## v6
## caesar_cipher
module caesar_cipher (
   input            clk
  ,input            rst_n
  ,input            ptxt_valid  
  ,input            mode  
  ,input            key_shift_dir_1  
  ,input            key_shift_dir_3  
  ,input      [4:0] key_shift_num_1  
  ,input      [4:0] key_shift_num_3  
  ,input      [7:0] ptxt_char
  ,output reg [7:0] ctxt_char
  ,output reg       err_invalid_key_shift_num
  ,output reg       err_invalid_ptxt_char
  ,output reg       ctx_ready
);
==> flow/config.mk <==
export PLATFORM = sky130hd
export DESIGN_NAME = caesar_cipher
export DESIGN_NICKNAME = caesar_cipher
export VERILOG_FILES = /design/flow/design.v
export SDC_FILE = /design/flow/constraint.sdc
export NUM_CORES = 4
export LEC_CHECK = 0
export CAP_MARGIN = 20
export CORE_MARGIN = 2
export CORE_UTILIZATION = 68
export HOLD_SLACK_MARGIN = -0.08
export SLEW_MARGIN = 20
==> flow/constraint.sdc <==
create_clock -name core_clock -period 10.7 [get_ports {clk}]
set_input_delay 2.1400 -clock core_clock [delete_from_list [all_inputs] [get_ports {clk}]]
set_output_delay 2.1400 -clock core_clock [all_outputs]
set_load 0.01 [all_outputs]
run.sh (not shown) runs the stock make flow with config.mk's settings and CLKGATE_MAP_FILE=.
v6 never completed; the flow aborted with a tool error in global routing (5_1_grt).
### v6 -> v7
Settings: HOLD_SLACK_MARGIN: -0.08 -> unset; SETUP_SLACK_MARGIN: unset -> -0.91; CTS_CLUSTER_DIAMETER: unset -> 44; the clock period (ns, I/O delays scaled along): 10.7 -> 10.4.
==> results <==
Complete run, failing final checks: v7, reason setup timing. In the tables for v7 and v6, number of instances in the placed design reads higher with v7. From v6 to v7, post-synthesis area per instance did not move at all. When v7 is set beside v6, its placer's final routability congestion estimate turns out to be about 1.6% larger. Compared with v6, v7 shows a lower number of post-CTS setup repair buffers. Diff v7..v6 | area of the mapped netlist | unchanged.

========
Setup of wip/yarrow:
Starting RTL as in the previous note.
clock: 23.0 ns
lec_check: 0
abc_area: 1
cap_margin: 0
cell_pad_in_sites_detail_placement: 0
cell_pad_in_sites_global_placement: 2
core_aspect_ratio: 0.5
core_margin: 5
core_utilization: 29
cts_cluster_diameter: 256
cts_cluster_size: 98
gpl_routability_driven: 0
gpl_timing_driven: 1
hold_slack_margin: 0.29
min_routing_layer: met1
place_density_lb_addon: 0.1
setup_slack_margin: 4.58
slew_margin: 20
tns_end_percent: 15
The final layout from wip/yarrow, which completed every stage, passed the timing, DRC and antenna checks at the end of the flow.
diff inputs: wip/yarrow => wip/sierra
- CELL_PAD_IN_SITES_GLOBAL_PLACEMENT changed from 2 to 0
- SETUP_SLACK_MARGIN removed (was 4.58)
- CTS_CLUSTER_DIAMETER changed from 256 to 60
- HOLD_SLACK_MARGIN removed (was 0.29)
- GPL_ROUTABILITY_DRIVEN removed (was 0)
- CAP_MARGIN changed from 0 to 15
- CORE_UTILIZATION changed from 29 to 71
- CORE_MARGIN changed from 5 to 2
- TNS_END_PERCENT changed from 15 to 65
- CTS_CLUSTER_SIZE removed (was 98)
- CORE_ASPECT_RATIO removed (was 0.5)
- the clock period (ns, I/O delays scaled along) changed from 23.0 to 9.86
Notes after the runs:
- met1 routed wirelength after detailed routing ended up 36% lower on wip/sierra than on wip/yarrow.
- Compared with wip/yarrow, in wip/sierra final instance count without filler cells fell by about 11%; count of buffers added by post-CTS timing repair for setup comparable; critical path depth went up.
Inputs modified between wip/sierra and wip/zinc:
- CELL_PAD_IN_SITES_GLOBAL_PLACEMENT no longer set, was 0
- CAP_MARGIN now 20, was 15
- CORE_UTILIZATION now 65, was 71
- PLACE_DENSITY_LB_ADDON no longer set, was 0.1
- ABC_AREA no longer set, was 1
- TNS_END_PERCENT no longer set, was 65
- GPL_TIMING_DRIVEN no longer set, was 1
- MIN_ROUTING_LAYER no longer set, was met1
- CTS_CLUSTER_DIAMETER no longer set, was 60
- CELL_PAD_IN_SITES_DETAIL_PLACEMENT no longer set, was 0
- the clock period (ns, I/O delays scaled along) now 10.9, was 9.86
Notes after the runs:
- No crash in wip/zinc: every stage finished, but the layout fails its final checks due to setup timing.
- wip/zinc ended up with sky130_fd_sc_hd__fa_2 as its cell with the largest stage delay on the worst path; wip/sierra ended up with sky130_fd_sc_hd__fa_1.
- wip/zinc against wip/sierra: non-clock buffer count went up; chip area in the Yosys report went up; final area went up; clock-pin slew of the registers on the worst-case setup and hold paths did not really move.
- wip/zinc vs. wip/sierra: overall fraction of global-route tracks in use increased 3.8 points, placeable core region now larger, largest net degree at the start of global routing went up, number of sinks handled by clock tree synthesis stayed essentially flat.

========
Starting RTL as in the previous note.
clock: 10.7 ns
lec_check: 0
cap_margin: 20
core_margin: 2
core_utilization: 70
max_routing_layer: met4
slew_margin: 20
The first run aborted during global routing.
Rerun with:
--- a/flow/config.mk
+++ b/flow/config.mk
@@ -8,5 +8,4 @@
 export CAP_MARGIN = 20
 export CORE_MARGIN = 2
-export CORE_UTILIZATION = 70
-export MAX_ROUTING_LAYER = met4
+export CORE_UTILIZATION = 9
 export SLEW_MARGIN = 20
==> flow/constraint.sdc (replaced) <==
create_clock -name core_clock -period 15.6 [get_ports {clk}]
set_input_delay 3.1200 -clock core_clock [delete_from_list [all_inputs] [get_ports {clk}]]
set_output_delay 3.1200 -clock core_clock [all_outputs]
set_load 0.01 [all_outputs]
Outcome: Now the flow went through all stages and came out clean; die size goes up to 7.5 times its value; area after synthesis does not change; synthesized cell count stays the same.
Rerun with:
--- a/flow/config.mk
+++ b/flow/config.mk
@@ -8,4 +8,5 @@
 export CAP_MARGIN = 20
 export CORE_MARGIN = 2
-export CORE_UTILIZATION = 9
+export CORE_UTILIZATION = 70
+export MAX_ROUTING_LAYER = met4
 export SLEW_MARGIN = 20
==> flow/constraint.sdc (replaced) <==
create_clock -name core_clock -period 10.8 [get_ports {clk}]
set_input_delay 2.1600 -clock core_clock [delete_from_list [all_inputs] [get_ports {clk}]]
set_output_delay 2.1600 -clock core_clock [all_outputs]
set_load 0.01 [all_outputs]
=>
- With this change the flow never finished: it broke off in global routing on GRT-0232
- die area decreases by about 90%
- synthesized cell count stays the same
- synthesized area stays the same
Rerun with:
--- a/flow/config.mk
+++ b/flow/config.mk
@@ -6,7 +6,9 @@
 export NUM_CORES = 4
 export LEC_CHECK = 0
+export ABC_AREA = 1
 export CAP_MARGIN = 20
 export CORE_MARGIN = 2
 export CORE_UTILIZATION = 70
-export MAX_ROUTING_LAYER = met4
+export CTS_CLUSTER_DIAMETER = 97
+export CTS_CLUSTER_SIZE = 35
 export SLEW_MARGIN = 20
==> flow/constraint.sdc (replaced) <==
create_clock -name core_clock -period 4.14 [get_ports {clk}]
set_input_delay 0.8280 -clock core_clock [delete_from_list [all_inputs] [get_ports {clk}]]
set_output_delay 0.8280 -clock core_clock [all_outputs]
set_load 0.01 [all_outputs]
Effect: The changed run died in detailed placement (DPL-0038). Synthesized area falls by 11%. Die size falls by 11%. Synthesized cell count rises by 8.7%.
Rerun with:
--- a/flow/config.mk
+++ b/flow/config.mk
@@ -6,9 +6,7 @@
 export NUM_CORES = 4
 export LEC_CHECK = 0
-export ABC_AREA = 1
 export CAP_MARGIN = 20
 export CORE_MARGIN = 2
-export CORE_UTILIZATION = 70
-export CTS_CLUSTER_DIAMETER = 97
-export CTS_CLUSTER_SIZE = 35
+export CORE_UTILIZATION = 68
+export HOLD_SLACK_MARGIN = -0.07
 export SLEW_MARGIN = 20
==> flow/constraint.sdc (replaced) <==
create_clock -name core_clock -period 10.8 [get_ports {clk}]
set_input_delay 2.1600 -clock core_clock [delete_from_list [all_inputs] [get_ports {clk}]]
set_output_delay 2.1600 -clock core_clock [all_outputs]
set_load 0.01 [all_outputs]
=> With this change the flow failed in global routing. Die size increases by 15%. Synthesized cell count fell by 8.0%. Area after synthesis rises by 12%.
Rerun with:
--- a/flow/config.mk
+++ b/flow/config.mk
@@ -8,5 +8,4 @@
 export CAP_MARGIN = 20
 export CORE_MARGIN = 2
-export CORE_UTILIZATION = 68
-export HOLD_SLACK_MARGIN = -0.07
+export CORE_UTILIZATION = 40
 export SLEW_MARGIN = 20
==> flow/constraint.sdc (replaced) <==
create_clock -name core_clock -period 13.6 [get_ports {clk}]
set_input_delay 2.7200 -clock core_clock [delete_from_list [all_inputs] [get_ports {clk}]]
set_output_delay 2.7200 -clock core_clock [all_outputs]
set_load 0.01 [all_outputs]
Outcome: With this change the flow completed without violations; die area went up by 68%; area after synthesis stays the same; synthesized cell count stays the same.

========
caesar_cipher again, from the RTL that the note above started with.
Settings: LEC_CHECK=0, CAP_MARGIN=15, CELL_PAD_IN_SITES_DETAIL_PLACEMENT=0, CELL_PAD_IN_SITES_GLOBAL_PLACEMENT=0, CORE_MARGIN=2, CORE_UTILIZATION=63, CTS_CLUSTER_DIAMETER=389, GPL_TIMING_DRIVEN=1, MIN_ROUTING_LAYER=met1, PLACE_DENSITY_LB_ADDON=0.1, SLEW_MARGIN=20, TNS_END_PERCENT=65; clock period 10.8 ns.
The starting point did not get past global routing (GRT-0183).
Rerun with:
--- a/flow/config.mk
+++ b/flow/config.mk
@@ -8 +8 @@
-export CAP_MARGIN = 15
+export CAP_MARGIN = 30
@@ -12,2 +12,3 @@
-export CORE_UTILIZATION = 63
-export CTS_CLUSTER_DIAMETER = 389
+export CORE_UTILIZATION = 72
+export CTS_CLUSTER_DIAMETER = 363
+export CTS_CLUSTER_SIZE = 37
@@ -14,0 +16 @@
+export MAX_ROUTING_LAYER = met4
@@ -16 +17,0 @@
-export PLACE_DENSITY_LB_ADDON = 0.1
==> flow/constraint.sdc (replaced) <==
create_clock -name core_clock -period 13.7 [get_ports {clk}]
set_input_delay 2.7400 -clock core_clock [delete_from_list [all_inputs] [get_ports {clk}]]
set_output_delay 2.7400 -clock core_clock [all_outputs]
set_load 0.01 [all_outputs]
The changed run produced a clean layout.
Area after synthesis does not change.
Die area shrinks by 12%.
Synthesized cell count is unchanged.
Rerun with:
--- a/flow/config.mk
+++ b/flow/config.mk
@@ -8 +8 @@
-export CAP_MARGIN = 30
+export CAP_MARGIN = 15
@@ -12,3 +12,2 @@
-export CORE_UTILIZATION = 72
-export CTS_CLUSTER_DIAMETER = 363
-export CTS_CLUSTER_SIZE = 37
+export CORE_UTILIZATION = 65
+export CTS_CLUSTER_DIAMETER = 51
@@ -16 +14,0 @@
-export MAX_ROUTING_LAYER = met4
==> flow/constraint.sdc (replaced) <==
create_clock -name core_clock -period 10.7 [get_ports {clk}]
set_input_delay 2.1400 -clock core_clock [delete_from_list [all_inputs] [get_ports {clk}]]
set_output_delay 2.1400 -clock core_clock [all_outputs]
set_load 0.01 [all_outputs]
What happened: With this change the flow finished but fails on negative setup slack; die size goes up by 10%; global-route usage rose by 3.6 points; non-clock buffer count came out higher by 408; synthesized cell count does not change; routed wire length came out higher by 45%; synthesized area does not change.
